## quartz
==> flow/design.v <==
`timescale 1ns / 1ps 
`timescale 1ns / 1ps
 `timescale 1ns / 1ps 
module muldiv#(parameter XLEN = 32)
(
    input                   clk_i,
    input                   rst_i,
    input  [XLEN-1 : 0]     a_i,
    input  [XLEN-1 : 0]     b_i,
    input                   req_i,
    input  [ 2 : 0]         operation_sel_i,
    output reg [XLEN-1 : 0] muldiv_result_o,
    output reg              ready_o
);
function [XLEN-1 : 0] abs;
    input [XLEN-1 : 0] num;
    abs = num[XLEN-1] ? -num : num;
endfunction
wire operation_mul, operation_mulh, operation_mulhsu, operation_mulhu,
     operation_div, operation_divu, operation_rem, operation_remu;
assign operation_mul = (operation_sel_i == 3'b000);
assign operation_mulh = (operation_sel_i == 3'b001);
assign operation_mulhsu = (operation_sel_i == 3'b010);
assign operation_mulhu = (operation_sel_i == 3'b011);
assign operation_div = (operation_sel_i == 3'b100);
assign operation_divu = (operation_sel_i == 3'b101);
assign operation_rem = (operation_sel_i == 3'b110);
assign operation_remu = (operation_sel_i == 3'b111);
wire is_divider, is_a_zero, is_b_zero,
     is_a_neg, is_b_neg, signed_adjust, mul_overflow;
assign is_divider = operation_sel_i[2];
assign is_a_zero = (a_i == 32'b0);
assign is_b_zero = (b_i == 32'b0);
assign is_a_neg  = a_i[31] & (operation_mulh | operation_mulhsu | operation_div | operation_rem);
assign is_b_neg  = b_i[31] & (operation_mulh | operation_div | operation_rem);
assign signed_adjust = is_a_neg ^ is_b_neg;
assign mul_overflow   = (is_a_neg & (a_i[30: 0] == 31'b0));
wire [XLEN-1 : 0] op_a, op_b;
assign op_a = ( | is_a_neg)? abs(a_i) : a_i;
assign op_b = ( | is_b_neg)? abs(b_i) : b_i;
wire              is_calc_done;
reg  [XLEN-1 : 0] reg32;
reg  [XLEN*2 : 0] result;        
reg  [ 5 : 0]     cnt;
reg  [XLEN-1 : 0]   op_a_r, op_b_r;
reg  [XLEN*2-1 : 0] fast_result, mul0, mul1;
reg  [ 1 : 0]       fast_mul_counter;
assign is_calc_done = !(operation_mul | operation_mulh | operation_mulhsu |
                        operation_mulhu)? ~|cnt : & fast_mul_counter;
wire [XLEN-1 : 0] mull, mulh, quotient, remainder;
assign mull = result[31 : 0];
assign mulh = result[63 : 32];
assign quotient = result[31 : 0];
assign remainder = result[64 : 33];
localparam S_IDLE        = 3'b000,
           S_CALC        = 3'b001,
           S_SIGN_ADJUST = 3'b010,
           S_DONE        = 3'b011,
           S_STALL       = 3'b100;
reg [2 : 0] S, S_nxt;
always @(posedge clk_i)
begin
    if (rst_i)
        S <= S_IDLE;
    else
        S <= S_nxt;
end
always @(*)
begin
    case (S)
        S_IDLE:
            S_nxt = (req_i)? (is_a_zero | is_b_zero)? S_DONE : S_CALC : S_IDLE;
        S_CALC:
            S_nxt = (is_calc_done)? S_SIGN_ADJUST : S_CALC;
        S_SIGN_ADJUST:
            S_nxt = S_DONE;
        S_DONE:
            S_nxt = S_IDLE;
        default:
            S_nxt = S_IDLE;
    endcase
end
wire mul_add = result[0];
wire div_sub = (result[63: 32] >= reg32);
wire [32 : 0] adder_opa, adder_opb;
assign adder_opa = is_divider ? -reg32 : reg32;
assign adder_opb = result[63: 32];
wire [32 : 0] adder_tmp = adder_opa + adder_opb;
wire [64 : 0] result_tmp = {adder_tmp, result[31: 0]};
always @(posedge clk_i)
begin
    if (rst_i || ((S == S_IDLE) & req_i)) begin
        fast_result <= 32'b0;
        fast_mul_counter <= 2'b0; 
    end
    else begin
        op_a_r <= op_a;
        op_b_r <= op_b;
        mul0 <= op_a_r * op_b_r;
        mul1 <= mul0;
        fast_result <= mul1;
        fast_mul_counter <= (& fast_mul_counter)? fast_mul_counter : fast_mul_counter + 1;
    end
end
always @(posedge clk_i)
begin
    if ( (S == S_IDLE) & req_i)
    begin
        if (is_divider)
        begin                        
            if (is_b_zero)
            begin                    
                result[64: 33] <= a_i;
                result[32]  <= 1'b0;
                result[31: 0] <= {32{1'b1}};
            end
            else
            begin
                cnt <= 'd32;
                reg32 <= op_b;
                result <= {1'b0, 32'b0, op_a};   
            end
        end
        else
        begin                        
            if (is_a_zero | is_b_zero)
            begin
                result <= 65'b0;
            end
            else
            begin
                cnt <= 'd31;
                reg32 <= op_a;
                result <= {1'b0, 32'b0, op_b};   
            end
        end
    end
    else if (S == S_CALC)
    begin
        cnt <= cnt - 'd1;
        if (is_divider)
        begin
            result <= (div_sub)? {result_tmp[63 : 0], 1'b1} : {result[63 : 0], 1'b0};
        end
        else
        begin
            result <= (mul_add)? {1'b0, result_tmp[64 : 1]} : {1'b0, result[64 : 1]};
        end
    end
    else if (S == S_SIGN_ADJUST)
    begin
        if (is_divider)
        begin
            result[64: 33] <= (is_a_neg)? -remainder : remainder;
            result[31: 0] <= (signed_adjust)? -quotient : quotient;
        end
        else
        begin
            result <= (operation_mulh | operation_mulhu)? (signed_adjust)? -fast_result : fast_result
                    : (operation_mulhsu)? (is_a_neg)? -fast_result : fast_result : fast_result;
        end
    end
end
always @(posedge clk_i)
begin
    if (S == S_DONE || S == S_STALL)
        ready_o <= 1;
    else
        ready_o <= 0;
end
always @(posedge clk_i)
begin
    if (S == S_DONE)
        muldiv_result_o <= ( {32{operation_mul}} & mull)
                      | ( {32{operation_mulh | operation_mulhsu | operation_mulhu}} & mulh)
                      | ( {32{operation_div | operation_divu}} & quotient)
                      | ( {32{operation_rem | operation_remu}} & remainder)
                      ;
    else
        muldiv_result_o <= muldiv_result_o;
end
endmodule
clock: 3.85 ns
lec_check: 0
abc_area: 1
cap_margin: 20
core_margin: 2
core_utilization: 72
cts_cluster_diameter: 333
cts_cluster_size: 98
place_density: 0.4
slew_margin: 20
run.sh (not shown) runs the stock make flow with config.mk's settings and CLKGATE_MAP_FILE=.
quartz is listed as incomplete: the tool reported an error in global routing (5_1_grt) and the run ended there.
Relative to quartz, the following input files were edited for fjord:
# quartz
export LEC_CHECK = 0
export ABC_AREA = 1
export CAP_MARGIN = 20
export CORE_MARGIN = 2
export CORE_UTILIZATION = 72
export CTS_CLUSTER_DIAMETER = 333
export CTS_CLUSTER_SIZE = 98
export PLACE_DENSITY = 0.4
export SLEW_MARGIN = 20
create_clock -name core_clock -period 3.85 [get_ports {clk_i}]
# fjord
export LEC_CHECK = 0
export CAP_MARGIN = 10
export CELL_PAD_IN_SITES_GLOBAL_PLACEMENT = 0
export CORE_MARGIN = 2
export CORE_UTILIZATION = 72
export CTS_CLUSTER_SIZE = 31
export PLACE_DENSITY = 0.78
export SETUP_SLACK_MARGIN = 1.18
export SLEW_MARGIN = 20
export TNS_END_PERCENT = 70
create_clock -name core_clock -period 7.93 [get_ports {clk_i}]
==> results <==
In the tables for quartz and fjord, number of cells in the yosys synthesis report reads lower with fjord. Compared with quartz, in fjord overall chip area now sits lower; number of gates given a new drive strength after cts -511. Global placer's final weighted congestion went down by more than 10% going from quartz to fjord. Net count after synthesis: fjord < quartz. Taking quartz over fjord, the total cell area reported by yosys after synthesis ratio works out to 1.07. The runs compared here, quartz and fjord, all ended either early or with open violations. Complete run, failing final checks: fjord, reason negative setup slack. Flow for quartz halted at global routing (5_1_grt), error code GRT-0116. The synthesized cell count in fjord was lower than what quartz gave. Compared quartz against fjord; starting density of the core within noise. Compare quartz and fjord | parity-gate share of the synthesized area counting xor and xnor cells higher: fjord.
## Diff of input files: xenon against fjord
# fjord
export LEC_CHECK = 0
export CAP_MARGIN = 10
export CELL_PAD_IN_SITES_GLOBAL_PLACEMENT = 0
export CORE_MARGIN = 2
export CORE_UTILIZATION = 72
export CTS_CLUSTER_SIZE = 31
export PLACE_DENSITY = 0.78
export SETUP_SLACK_MARGIN = 1.18
export SLEW_MARGIN = 20
export TNS_END_PERCENT = 70
create_clock -name core_clock -period 7.93 [get_ports {clk_i}]
# xenon
export LEC_CHECK = 0
export CAP_MARGIN = 20
export CORE_MARGIN = 2
export CORE_UTILIZATION = 40
export PLACE_DENSITY = 0.6
export SLEW_MARGIN = 20
create_clock -name core_clock -period 8.33 [get_ports {clk_i}]
### Flow results
Maximum frequency: fjord vs xenon, no meaningful difference. Comparing fjord with xenon, the number of library cell types mapped by synthesis came out essentially unchanged. [compare] base=fjord new=xenon: core footprint grew by 80%; via count shrank by 8.3%; sum of routed wire length over all layers shrank by about 6%. STATUS run=fjord STAGES=ALL_DONE FINAL_CHECKS=FAILED CAUSE=negative setup slack. xenon did not stop at any stage, and its layout met the timing, DRC and antenna checks. Met3 demand-to-capacity share in global routing: xenon and fjord compared, higher one is fjord. Diff fjord -> xenon: routed length per placed instance fell by 15%; setup slack went up 0.42 ns; utilization now sits lower.
[inputs] tundra vs xenon
# xenon
export LEC_CHECK = 0
export CAP_MARGIN = 20
export CORE_MARGIN = 2
export CORE_UTILIZATION = 40
export PLACE_DENSITY = 0.6
export SLEW_MARGIN = 20
create_clock -name core_clock -period 8.33 [get_ports {clk_i}]
# tundra
export LEC_CHECK = 0
export CAP_MARGIN = 20
export CORE_MARGIN = 2
export CORE_UTILIZATION = 40
export PLACE_DENSITY = 0.6
export SLEW_MARGIN = 20
create_clock -name core_clock -period 8.5 [get_ports {clk_i}]
Findings:
Largest net degree at the start of global routing (higher): xenon. | count of nets after finishing | tundra vs xenon | about 0.4% lower |. Area of all placed cells without fillers sits lower in tundra than in xenon. On proportion of cell area spent on the clock network, xenon and tundra are neck and neck. Measured against each other, xenon and tundra differ in share of the cycle needed by the critical path after routing, the lower figure coming from xenon. As far as max-capacitance violation count goes, tundra and xenon are indistinguishable; the numbers are identical. On insertion delay of the later-clocked pin in the worst-skew pair: tundra sits below xenon. Going from xenon to tundra, first-pass GRT wire length now sits lower, sequential share of layout area flat, layout buffer count excluding clock buffers lower.
Here is what was changed in the inputs of maple compared with tundra.
# tundra
export LEC_CHECK = 0
export CAP_MARGIN = 20
export CORE_MARGIN = 2
export CORE_UTILIZATION = 40
export PLACE_DENSITY = 0.6
export SLEW_MARGIN = 20
create_clock -name core_clock -period 8.5 [get_ports {clk_i}]
# maple
export LEC_CHECK = 0
export CAP_MARGIN = 20
export CORE_MARGIN = 2
export CORE_UTILIZATION = 67
export SLEW_MARGIN = 20
create_clock -name core_clock -period 6.94 [get_ports {clk_i}]
## What came out
When maple is measured against tundra, its number of design-rule violations left by the first detailed-router iteration turns out 30% higher. In maple the implementation ran to completion but is not tape-out ready, as the final checks report negative setup slack. tundra went all the way through synthesis, placement and routing and the layout is clean on timing, DRC and antenna. Looking at transition time at the pin with the least slew margin, maple sits above tundra.

* * *

Starts from the design.v that is shown in full above.
make LEC_CHECK=0 ABC_AREA=1 CAP_MARGIN=20 CELL_PAD_IN_SITES_DETAIL_PLACEMENT=2 CELL_PAD_IN_SITES_GLOBAL_PLACEMENT=0 CORE_ASPECT_RATIO=1.04 CORE_MARGIN=2 CORE_UTILIZATION=63 GPL_TIMING_DRIVEN=1 MAX_ROUTING_LAYER=met4 MIN_ROUTING_LAYER=met2 PLACE_DENSITY=0.58 SETUP_SLACK_MARGIN=-0.62 SLEW_MARGIN=20 finish   # period 9.54 ns
The baseline aborted during detailed placement.
Next try:
==> flow/config.mk (replaced) <==
export PLATFORM = sky130hd
export DESIGN_NAME = muldiv
export DESIGN_NICKNAME = muldiv
export VERILOG_FILES = /design/flow/design.v
export SDC_FILE = /design/flow/constraint.sdc
export NUM_CORES = 4
export LEC_CHECK = 0
export ABC_AREA = 1
export CAP_MARGIN = 20
export CORE_MARGIN = 2
export CORE_UTILIZATION = 72
export CTS_CLUSTER_SIZE = 98
export PLACE_DENSITY = 0.6
export SLEW_MARGIN = 20
export TNS_END_PERCENT = 5
==> flow/constraint.sdc (replaced) <==
create_clock -name core_clock -period 5.0 [get_ports {clk_i}]
set_input_delay 1.0000 -clock core_clock [delete_from_list [all_inputs] [get_ports {clk_i}]]
set_output_delay 1.0000 -clock core_clock [all_outputs]
set_load 0.01 [all_outputs]
Result: The changed run stopped in global routing, error GRT-0116. Synthesized cell count does not change. Synthesized area is unchanged. Die area decreases by about 12%.
Next try:
--- a/flow/config.mk
+++ b/flow/config.mk
@@ -8 +7,0 @@
-export ABC_AREA = 1
@@ -11,2 +10 @@
-export CORE_UTILIZATION = 72
-export CTS_CLUSTER_SIZE = 98
+export CORE_UTILIZATION = 40
@@ -15 +12,0 @@
-export TNS_END_PERCENT = 5
==> flow/constraint.sdc (replaced) <==
create_clock -name core_clock -period 4.97 [get_ports {clk_i}]
set_input_delay 0.9940 -clock core_clock [delete_from_list [all_inputs] [get_ports {clk_i}]]
set_output_delay 0.9940 -clock core_clock [all_outputs]
set_load 0.01 [all_outputs]
After rerunning:
- The changed run reached the layout checks and failed them: negative setup slack
- area after synthesis went down by a few percent
- die area climbs by well over a third
- synthesized cell count drops by a quarter to a third
Next try:
--- a/flow/config.mk
+++ b/flow/config.mk
@@ -7,0 +8 @@
+export ABC_AREA = 1
@@ -10,2 +11,4 @@
-export CORE_UTILIZATION = 40
-export PLACE_DENSITY = 0.6
+export CORE_UTILIZATION = 72
+export CTS_CLUSTER_SIZE = 88
+export PLACE_DENSITY = 0.78
+export SETUP_SLACK_MARGIN = -0.46
==> flow/constraint.sdc (replaced) <==
create_clock -name core_clock -period 6.57 [get_ports {clk_i}]
set_input_delay 1.3140 -clock core_clock [delete_from_list [all_inputs] [get_ports {clk_i}]]
set_output_delay 1.3140 -clock core_clock [all_outputs]
set_load 0.01 [all_outputs]
The new run died in global routing on GRT-0116; synthesized cell count rises by 35%; die area falls by 40%; synthesized area rises by 7.5%.

* * *

Setup of the baseline:
Starts from the design.v that is shown in full above.
make LEC_CHECK=0 CAP_MARGIN=5 CORE_MARGIN=2 CORE_UTILIZATION=72 PLACE_DENSITY=0.6 SETUP_SLACK_MARGIN=1.07 SLEW_MARGIN=20 finish   # period 6.94 ns
Every stage of the baseline finished as expected; the final checks, on the other hand, flagged negative setup slack, which means the layout fails.
Relative to the baseline, the following input files were edited for the candidate:
# the baseline
export LEC_CHECK = 0
export CAP_MARGIN = 5
export CORE_MARGIN = 2
export CORE_UTILIZATION = 72
export PLACE_DENSITY = 0.6
export SETUP_SLACK_MARGIN = 1.07
export SLEW_MARGIN = 20
create_clock -name core_clock -period 6.94 [get_ports {clk_i}]
# the candidate
export LEC_CHECK = 0
export CAP_MARGIN = 20
export CORE_MARGIN = 2
export CORE_UTILIZATION = 26
export PLACE_DENSITY = 0.6
export SLEW_MARGIN = 20
create_clock -name core_clock -period 10.9 [get_ports {clk_i}]
## What came out
- Minimum clock period (higher): the candidate
- The candidate vs the baseline — first-pass iteration count of the detailed router rose 1.
- In the reports for the candidate and the baseline, the smaller non-clock buffering overhead in the final layout belongs to the candidate.
- Against the baseline, number of buffers added by the clock tree synthesis step in the candidate rose by a few percent.
- On worst-case setup slack after placement, the baseline loses to the candidate.
- The candidate | status: complete | timing, DRC, antenna: pass
- From the baseline to the candidate the numbers moved as follows: peak fanout along the critical path increased by 14 relative to the old numbers, final design area excluding fillers decreased by about 4% relative to the old numbers.
- Between the candidate and the baseline, the combined global-route utilization of all metal layers is lower for the candidate.

* * *

Starts from the design.v that is shown in full above.
clock: 6.12 ns
lec_check: 0
cap_margin: 20
core_margin: 2
core_utilization: 72
place_density: 0.6
slew_margin: 20
tns_end_percent: 5
The starting point completed and failed the layout checks on negative setup slack.
==> next run, changes <==
--- a/flow/config.mk
+++ b/flow/config.mk
@@ -8 +8 @@
-export CAP_MARGIN = 20
+export CAP_MARGIN = 40
@@ -11 +11,2 @@
-export PLACE_DENSITY = 0.6
+export PLACE_DENSITY_LB_ADDON = 0.28
+export SETUP_SLACK_MARGIN = 1.07
@@ -13 +13,0 @@
-export TNS_END_PERCENT = 5
==> flow/constraint.sdc (replaced) <==
create_clock -name core_clock -period 6.94 [get_ports {clk_i}]
set_input_delay 1.3880 -clock core_clock [delete_from_list [all_inputs] [get_ports {clk_i}]]
set_output_delay 1.3880 -clock core_clock [all_outputs]
set_load 0.01 [all_outputs]
Result:
- The changed run finished but failed the layout checks on negative setup slack
- synthesized cell count is unchanged
- setup slack gains 1.2 ns
- die size does not change
- non-clock buffer count is lower by 46
- count of clock-buffer cells in the layout is higher by 1
- wire length hardly moves
==> next run, changes <==
--- a/flow/config.mk
+++ b/flow/config.mk
@@ -8 +8 @@
-export CAP_MARGIN = 40
+export CAP_MARGIN = 20
@@ -10,3 +10,2 @@
-export CORE_UTILIZATION = 72
-export PLACE_DENSITY_LB_ADDON = 0.28
-export SETUP_SLACK_MARGIN = 1.07
+export CORE_UTILIZATION = 40
+export GPL_ROUTABILITY_DRIVEN = 0
==> flow/constraint.sdc (replaced) <==
create_clock -name core_clock -period 10.8 [get_ports {clk_i}]
set_input_delay 2.1600 -clock core_clock [delete_from_list [all_inputs] [get_ports {clk_i}]]
set_output_delay 2.1600 -clock core_clock [all_outputs]
set_load 0.01 [all_outputs]
=>
- This time the run completed without violations
- final area shrinks by 6.1%
- core utilization goes down by 40 points
- synthesized area stays the same
- clock skew fell by 0.016 ns
==> next run, changes <==
--- a/flow/config.mk
+++ b/flow/config.mk
@@ -10,2 +10 @@
-export CORE_UTILIZATION = 40
-export GPL_ROUTABILITY_DRIVEN = 0
+export CORE_UTILIZATION = 65
==> flow/constraint.sdc (replaced) <==
create_clock -name core_clock -period 6.95 [get_ports {clk_i}]
set_input_delay 1.3900 -clock core_clock [delete_from_list [all_inputs] [get_ports {clk_i}]]
set_output_delay 1.3900 -clock core_clock [all_outputs]
set_load 0.01 [all_outputs]
What happened: Now the flow completed and failed the layout checks on negative setup slack; cell area is higher by 6.8%; via count is higher by 6.0%; sequential share of layout area is lower by 1.2 points; non-clock buffer count is higher by 418.
